==> inputs of wip/willow <==
==> flow/design.v (excerpt) <==
module syntropy_core #(
    parameter DATA_WIDTH = 16,
    parameter ADDR_WIDTH = 8,
    parameter THRESHOLD_DEFAULT = 16'hE666,   
    parameter LEARNING_RATE = 16'h0019,      
    parameter MAX_ITERATIONS = 8'd10
)(
    input wire clk,
    input wire rst_n,
    input wire [DATA_WIDTH-1:0] voltage_drift,     
    input wire [DATA_WIDTH-1:0] packet_loss,       
    input wire [DATA_WIDTH-1:0] temp_variance,     
    input wire [DATA_WIDTH-1:0] phase_jitter,      
    input wire [DATA_WIDTH-1:0] threshold,         
    input wire enable_learning,                    
    input wire mesh_broadcast_en,                  
    output reg stable,                             
    output reg [DATA_WIDTH-1:0] flux_value,        
    output reg [DATA_WIDTH-1:0] correction_vector,  
    output reg [DATA_WIDTH-1:0] optimized_params,  
    output reg learning_active,                    
    output reg mesh_broadcast_req,                 
    input wire [DATA_WIDTH-1:0] mesh_flux_in,      
    input wire [DATA_WIDTH-1:0] mesh_correction_in,  
    input wire mesh_valid_in,                      
    output reg [DATA_WIDTH-1:0] mesh_flux_out,     
    output reg [DATA_WIDTH-1:0] mesh_correction_out,  
    output reg mesh_valid_out,                     
    output reg [7:0] iteration_count,              
    output reg [3:0] state,                        
    output reg error_flag                          
);
export LEC_CHECK = 0
export CAP_MARGIN = 20
export CORE_MARGIN = 2
export CORE_UTILIZATION = 72
export CTS_CLUSTER_SIZE = 37
export HOLD_SLACK_MARGIN = 0.29
export PLACE_DENSITY = 0.65
export SETUP_SLACK_MARGIN = 2.98
export SLEW_MARGIN = 20
create_clock -name core_clock -period 11.4 [get_ports {clk}]
run.sh (not shown) runs the stock make flow with config.mk's settings and CLKGATE_MAP_FILE=.
==> wip/onyx: changes against wip/willow <==
--- a/flow/config.mk
+++ b/flow/config.mk
@@ -8,8 +8,4 @@
 export CAP_MARGIN = 20
 export CORE_MARGIN = 2
-export CORE_UTILIZATION = 72
-export CTS_CLUSTER_SIZE = 37
-export HOLD_SLACK_MARGIN = 0.29
-export PLACE_DENSITY = 0.65
-export SETUP_SLACK_MARGIN = 2.98
+export CORE_UTILIZATION = 40
 export SLEW_MARGIN = 20
==> flow/constraint.sdc (replaced) <==
create_clock -name core_clock -period 12.4 [get_ports {clk}]
set_input_delay 2.4800 -clock core_clock [delete_from_list [all_inputs] [get_ports {clk}]]
set_output_delay 2.4800 -clock core_clock [all_outputs]
set_load 0.01 [all_outputs]
==> qor summary <==
Outcome: wip/onyx finished clean; wip/willow aborted with a tool error
Stage where the flow stopped: wip/onyx -; wip/willow 5_1_grt
Std-Cell Rows: wip/onyx 80; wip/willow 59
Per-instance average area after synthesis: wip/onyx 9.22 um2; wip/willow 9.22 um2
Count of different cell masters after synthesis: wip/onyx 89; wip/willow 89
Standard cell core area: wip/onyx 47400 um2; wip/willow 26100 um2
Buffers on Ports: wip/onyx 188; wip/willow 188
Routability cong.: wip/onyx 0.848; wip/willow 0.969
Post-CTS setup buffer count: wip/onyx 0; wip/willow 79
Area of the die: wip/onyx 49500 um2; wip/willow 27800 um2
Number of buffers on the longest clock path: wip/onyx 3; wip/willow 3
Post-synth regs: wip/onyx 204; wip/willow 204
Post-synth tally of flip-flops with integrated enable: wip/onyx 0; wip/willow 0
XORs/XNORs by Area: wip/onyx 0.0788; wip/willow 0.0788
Number of buffers created by CTS: wip/onyx 25; wip/willow 23
Die X: wip/onyx 222 um; wip/willow 167 um
Multiplexer area fraction after synthesis: wip/onyx 0.0240; wip/willow 0.0240
Pre-CTS worst setup slack: wip/onyx 0.401 ns; wip/willow 0.147 ns
Detail Placement HPWL: wip/onyx 42300 um; wip/willow 39800 um
Count of instantiated cells in the yosys netlist: wip/onyx 2071; wip/willow 2071
Cell count after placement: wip/onyx 2872; wip/willow 2557
Post-Place Cell Area: wip/onyx 21900 um2; wip/willow 21700 um2
Die Span Y: wip/onyx 222 um; wip/willow 167 um
Synth Seq Share: wip/onyx 0.268; wip/willow 0.268
Initial Utilization: wip/onyx 0.402; wip/willow 0.733
Number of resized instances in the post-cts repair step: wip/onyx 0; wip/willow 108


==> run a <==
==> flow/design.v <==
`timescale 1ns / 1ps
module syntropy_core #(
    parameter DATA_WIDTH = 16,
    parameter ADDR_WIDTH = 8,
    parameter THRESHOLD_DEFAULT = 16'hE666,   
    parameter LEARNING_RATE = 16'h0019,      
    parameter MAX_ITERATIONS = 8'd10
)(
    input wire clk,
    input wire rst_n,
    input wire [DATA_WIDTH-1:0] voltage_drift,     
    input wire [DATA_WIDTH-1:0] packet_loss,       
    input wire [DATA_WIDTH-1:0] temp_variance,     
    input wire [DATA_WIDTH-1:0] phase_jitter,      
    input wire [DATA_WIDTH-1:0] threshold,         
    input wire enable_learning,                    
    input wire mesh_broadcast_en,                  
    output reg stable,                             
    output reg [DATA_WIDTH-1:0] flux_value,        
    output reg [DATA_WIDTH-1:0] correction_vector,  
    output reg [DATA_WIDTH-1:0] optimized_params,  
    output reg learning_active,                    
    output reg mesh_broadcast_req,                 
    input wire [DATA_WIDTH-1:0] mesh_flux_in,      
    input wire [DATA_WIDTH-1:0] mesh_correction_in,  
    input wire mesh_valid_in,                      
    output reg [DATA_WIDTH-1:0] mesh_flux_out,     
    output reg [DATA_WIDTH-1:0] mesh_correction_out,  
    output reg mesh_valid_out,                     
    output reg [7:0] iteration_count,              
    output reg [3:0] state,                        
    output reg error_flag                          
);
    localparam IDLE = 4'd0;
    localparam EVALUATE = 4'd1;
    localparam LEARN = 4'd2;
    localparam CORRECT = 4'd3;
    localparam BROADCAST = 4'd4;
    localparam ERROR = 4'd5;
    reg [DATA_WIDTH-1:0] flux_reg;
    reg [DATA_WIDTH-1:0] threshold_reg;
    reg [DATA_WIDTH-1:0] metrics [0:3];   
    reg [DATA_WIDTH-1:0] gradients [0:3];  
    reg [DATA_WIDTH-1:0] params [0:3];    
    reg [7:0] iter_count;
    reg [3:0] current_state;
    reg learning_en;
    reg mesh_en;
    wire [DATA_WIDTH-1:0] flux_calc;
    wire signed [22:0] gradient_calc [0:3];
    wire signed [31:0] scaled_step [0:3];
    wire [DATA_WIDTH-1:0] param_update [0:3];
    wire signed [17:0] flux_error;
    localparam signed [31:0] LEARNING_RATE_S = LEARNING_RATE;
    wire overflow_flag;
    assign flux_calc = 16'h0100 - (voltage_drift + packet_loss + 
                                   (temp_variance >> 8) + phase_jitter);
    assign flux_error = $signed({2'b00, threshold_reg}) - $signed({2'b00, flux_reg});
    assign gradient_calc[0] = -2 * flux_error;  
    assign gradient_calc[1] = -2 * flux_error;  
    assign gradient_calc[2] = (-2 * flux_error) >>> 8;  
    assign gradient_calc[3] = -2 * flux_error;  
    assign scaled_step[0] = (LEARNING_RATE_S * gradient_calc[0]) >>> 8;
    assign scaled_step[1] = (LEARNING_RATE_S * gradient_calc[1]) >>> 8;
    assign scaled_step[2] = (LEARNING_RATE_S * gradient_calc[2]) >>> 8;
    assign scaled_step[3] = (LEARNING_RATE_S * gradient_calc[3]) >>> 8;
    assign param_update[0] = params[0] - scaled_step[0][DATA_WIDTH-1:0];
    assign param_update[1] = params[1] - scaled_step[1][DATA_WIDTH-1:0];
    assign param_update[2] = params[2] - scaled_step[2][DATA_WIDTH-1:0];
    assign param_update[3] = params[3] - scaled_step[3][DATA_WIDTH-1:0];
    assign overflow_flag = (flux_calc[15] == 1'b1) || 
                          (param_update[0][15] == 1'b1) ||
                          (param_update[1][15] == 1'b1) ||
                          (param_update[2][15] == 1'b1) ||
                          (param_update[3][15] == 1'b1);
    always @(posedge clk or negedge rst_n) begin
        if (!rst_n) begin
            stable <= 1'b0;
            flux_value <= 16'h0000;
            correction_vector <= 16'h0000;
            optimized_params <= 16'h0000;
            learning_active <= 1'b0;
            mesh_broadcast_req <= 1'b0;
            mesh_flux_out <= 16'h0000;
            mesh_correction_out <= 16'h0000;
            mesh_valid_out <= 1'b0;
            iteration_count <= 8'd0;
            state <= IDLE;
            error_flag <= 1'b0;
            params[0] <= 16'h0000;  
            params[1] <= 16'h0000;  
            params[2] <= 16'h0000;  
            params[3] <= 16'h0000;  
            threshold_reg <= THRESHOLD_DEFAULT;
            flux_reg <= 16'h0000;
            current_state <= IDLE;
            learning_en <= 1'b0;
            mesh_en <= 1'b0;
            iter_count <= 8'd0;
        end else begin
            threshold_reg <= threshold;
            learning_en <= enable_learning;
            mesh_en <= mesh_broadcast_en;
            metrics[0] <= voltage_drift;
            metrics[1] <= packet_loss;
            metrics[2] <= temp_variance;
            metrics[3] <= phase_jitter;
            case (current_state)
                IDLE: begin
                    stable <= 1'b0;
                    learning_active <= 1'b0;
                    mesh_broadcast_req <= 1'b0;
                    mesh_valid_out <= 1'b0;
                    error_flag <= 1'b0;
                    iter_count <= 8'd0;
                    if (overflow_flag) begin
                        current_state <= ERROR;
                    end else begin
                        current_state <= EVALUATE;
                    end
                end
                EVALUATE: begin
                    flux_reg <= flux_calc;
                    flux_value <= flux_calc;
                    if (flux_calc >= threshold_reg) begin
                        stable <= 1'b1;
                        correction_vector <= 16'h0000;
                        current_state <= IDLE;
                    end else begin
                        stable <= 1'b0;
                        correction_vector <= threshold_reg - flux_calc;
                        if (learning_en) begin
                            current_state <= LEARN;
                        end else begin
                            current_state <= CORRECT;
                        end
                    end
                end
                LEARN: begin
                    learning_active <= 1'b1;
                    if (iter_count < MAX_ITERATIONS) begin
                        gradients[0] <= gradient_calc[0];
                        gradients[1] <= gradient_calc[1];
                        gradients[2] <= gradient_calc[2];
                        gradients[3] <= gradient_calc[3];
                        params[0] <= param_update[0];
                        params[1] <= param_update[1];
                        params[2] <= param_update[2];
                        params[3] <= param_update[3];
                        iter_count <= iter_count + 1;
                        iteration_count <= iter_count + 1;
                        flux_reg <= 16'h0100 - (param_update[0] + param_update[1] + 
                                               (param_update[2] >> 8) + param_update[3]);
                    end else begin
                        learning_active <= 1'b0;
                        optimized_params <= params[0] + params[1] + params[2] + params[3];
                        current_state <= CORRECT;
                    end
                end
                CORRECT: begin
                    if (mesh_en && mesh_valid_in) begin
                        correction_vector <= mesh_correction_in;
                    end
                    current_state <= BROADCAST;
                end
                BROADCAST: begin
                    mesh_flux_out <= flux_reg;
                    mesh_correction_out <= correction_vector;
                    mesh_valid_out <= 1'b1;
                    mesh_broadcast_req <= 1'b1;
                    current_state <= IDLE;
                end
                ERROR: begin
                    error_flag <= 1'b1;
                    stable <= 1'b0;
                    learning_active <= 1'b0;
                    mesh_broadcast_req <= 1'b0;
                    mesh_valid_out <= 1'b0;
                end
                default: begin
                    current_state <= IDLE;
                end
            endcase
            state <= current_state;
        end
    end
    always @(posedge clk) begin
        if (mesh_valid_in && mesh_en) begin
        end
    end
endmodule
==> flow/run.sh <==
#!/bin/bash
# the make line also repeats each setting of config.mk as NAME=value (left out here)
make -C /OpenROAD-flow-scripts/flow DESIGN_CONFIG=/design/flow/config.mk WORK_HOME=/design/flow/orfs CLKGATE_MAP_FILE= finish
==> flow/config.mk <==
export PLATFORM = sky130hd
export DESIGN_NAME = syntropy_core
export DESIGN_NICKNAME = syntropy_core
export VERILOG_FILES = /design/flow/design.v
export SDC_FILE = /design/flow/constraint.sdc
export NUM_CORES = 4
export LEC_CHECK = 0
export ABC_AREA = 1
export CAP_MARGIN = 20
export CORE_MARGIN = 2
export CORE_UTILIZATION = 72
export CTS_CLUSTER_DIAMETER = 222
export CTS_CLUSTER_SIZE = 37
export HOLD_SLACK_MARGIN = 0.29
export PLACE_DENSITY = 0.94
export SLEW_MARGIN = 20
==> flow/constraint.sdc <==
create_clock -name core_clock -period 10.1 [get_ports {clk}]
set_input_delay 2.0200 -clock core_clock [delete_from_list [all_inputs] [get_ports {clk}]]
set_output_delay 2.0200 -clock core_clock [all_outputs]
set_load 0.01 [all_outputs]
==> inputs of run b, as changes to run a <==
- ABC_AREA: 1 -> not set
- CELL_PAD_IN_SITES_DETAIL_PLACEMENT: not set -> 1
- CORE_UTILIZATION: 72 -> 56
- CTS_CLUSTER_DIAMETER: 222 -> not set
- CTS_CLUSTER_SIZE: 37 -> 62
- HOLD_SLACK_MARGIN: 0.29 -> not set
- PLACE_DENSITY: 0.94 -> not set
- SETUP_SLACK_MARGIN: not set -> -0.94
- TNS_END_PERCENT: not set -> 5
==> flow/constraint.sdc (replaced) <==
create_clock -name core_clock -period 13.0 [get_ports {clk}]
set_input_delay 2.6000 -clock core_clock [delete_from_list [all_inputs] [get_ports {clk}]]
set_output_delay 2.6000 -clock core_clock [all_outputs]
set_load 0.01 [all_outputs]
==> inputs of run c, as changes to run a <==
- ABC_AREA: 1 -> not set
- CORE_UTILIZATION: 72 -> 66
- CTS_CLUSTER_DIAMETER: 222 -> not set
- CTS_CLUSTER_SIZE: 37 -> not set
- HOLD_SLACK_MARGIN: 0.29 -> not set
- MAX_ROUTING_LAYER: not set -> met4
- PLACE_DENSITY: 0.94 -> not set
==> flow/constraint.sdc (replaced) <==
create_clock -name core_clock -period 10.5 [get_ports {clk}]
set_input_delay 2.1000 -clock core_clock [delete_from_list [all_inputs] [get_ports {clk}]]
set_output_delay 2.1000 -clock core_clock [all_outputs]
set_load 0.01 [all_outputs]
==> flow_summary.ini <==
; implementation run metrics
[outcome]
status = stopped before the end
stop_stage = global routing
error = [ERROR GRT-0232] Routing congestion too high. Check the congestion heatmap in the GUI.

[floorplanning]
fp_util = 0.7301
die_w_um = 168.9
chip_area_mm2 = 0.02851
die_h_um = 168.9

[yosys]
yosysSeqAreaShare = 0.2615
area_leaders = dfrtp_1, ha_1, fa_1
ys_area_mm2 = 0.01957
adder_share = 0.2709
synthCells = 2472
synth_cell_types = 54
ys_sh_mux = 0.006330
xor_area_frac = 0.06350
ys_cells = 2472

[place]
dp_slack_ns = -0.7379

[global_route]
use_met3 = 0.7311
track_usage = 0.8453
The numbers above come from run a.

==> flow_summary.ini <==
; synthesis and place-and-route metrics
[cells_and_area]
seq_area_frac = 0.2025
clkCellAreaFrac = 0.03134

[sta]
finalSetupViolCount = 4
final.setup.worst_slack_ns = -0.4116

[outcome]
check.faults = negative setup slack
status = finished with violations

[yosys]
ys_sh_mux = 0.02398
synth_cell_types = 89
area_leaders = dfrtp_1, ha_1, fa_1
synthCells = 2071
adder_share = 0.2776
ys_area_mm2 = 0.01909
xor_area_frac = 0.07876

[place]
portBuffers = 188
dp_slack_ns = -0.8429

[floorplanning]
fp_util = 0.6671
die_h_um = 174.1

[clocking]
cts.path.max_buffers = 3

[global_route]
use_met3 = 0.07480
The numbers above come from run c.

==> flow_summary.ini <==
; synthesis and place-and-route metrics
[yosys]
xor_area_frac = 0.07876
yosysSeqAreaShare = 0.2679
ys_area_mm2 = 0.01909
adder_share = 0.2776

[outcome]
status = finished with violations
check.faults = negative setup slack

[global_route]
use_met3 = 0.04135

[floorplanning]
die_h_um = 188.7
fp_util = 0.5694
die_w_um = 188.7

[place]
dp_slack_ns = 0.1009

[sta]
final.setup.worst_slack_ns = -0.004632
finalSetupViolCount = 1
The numbers above come from run b.

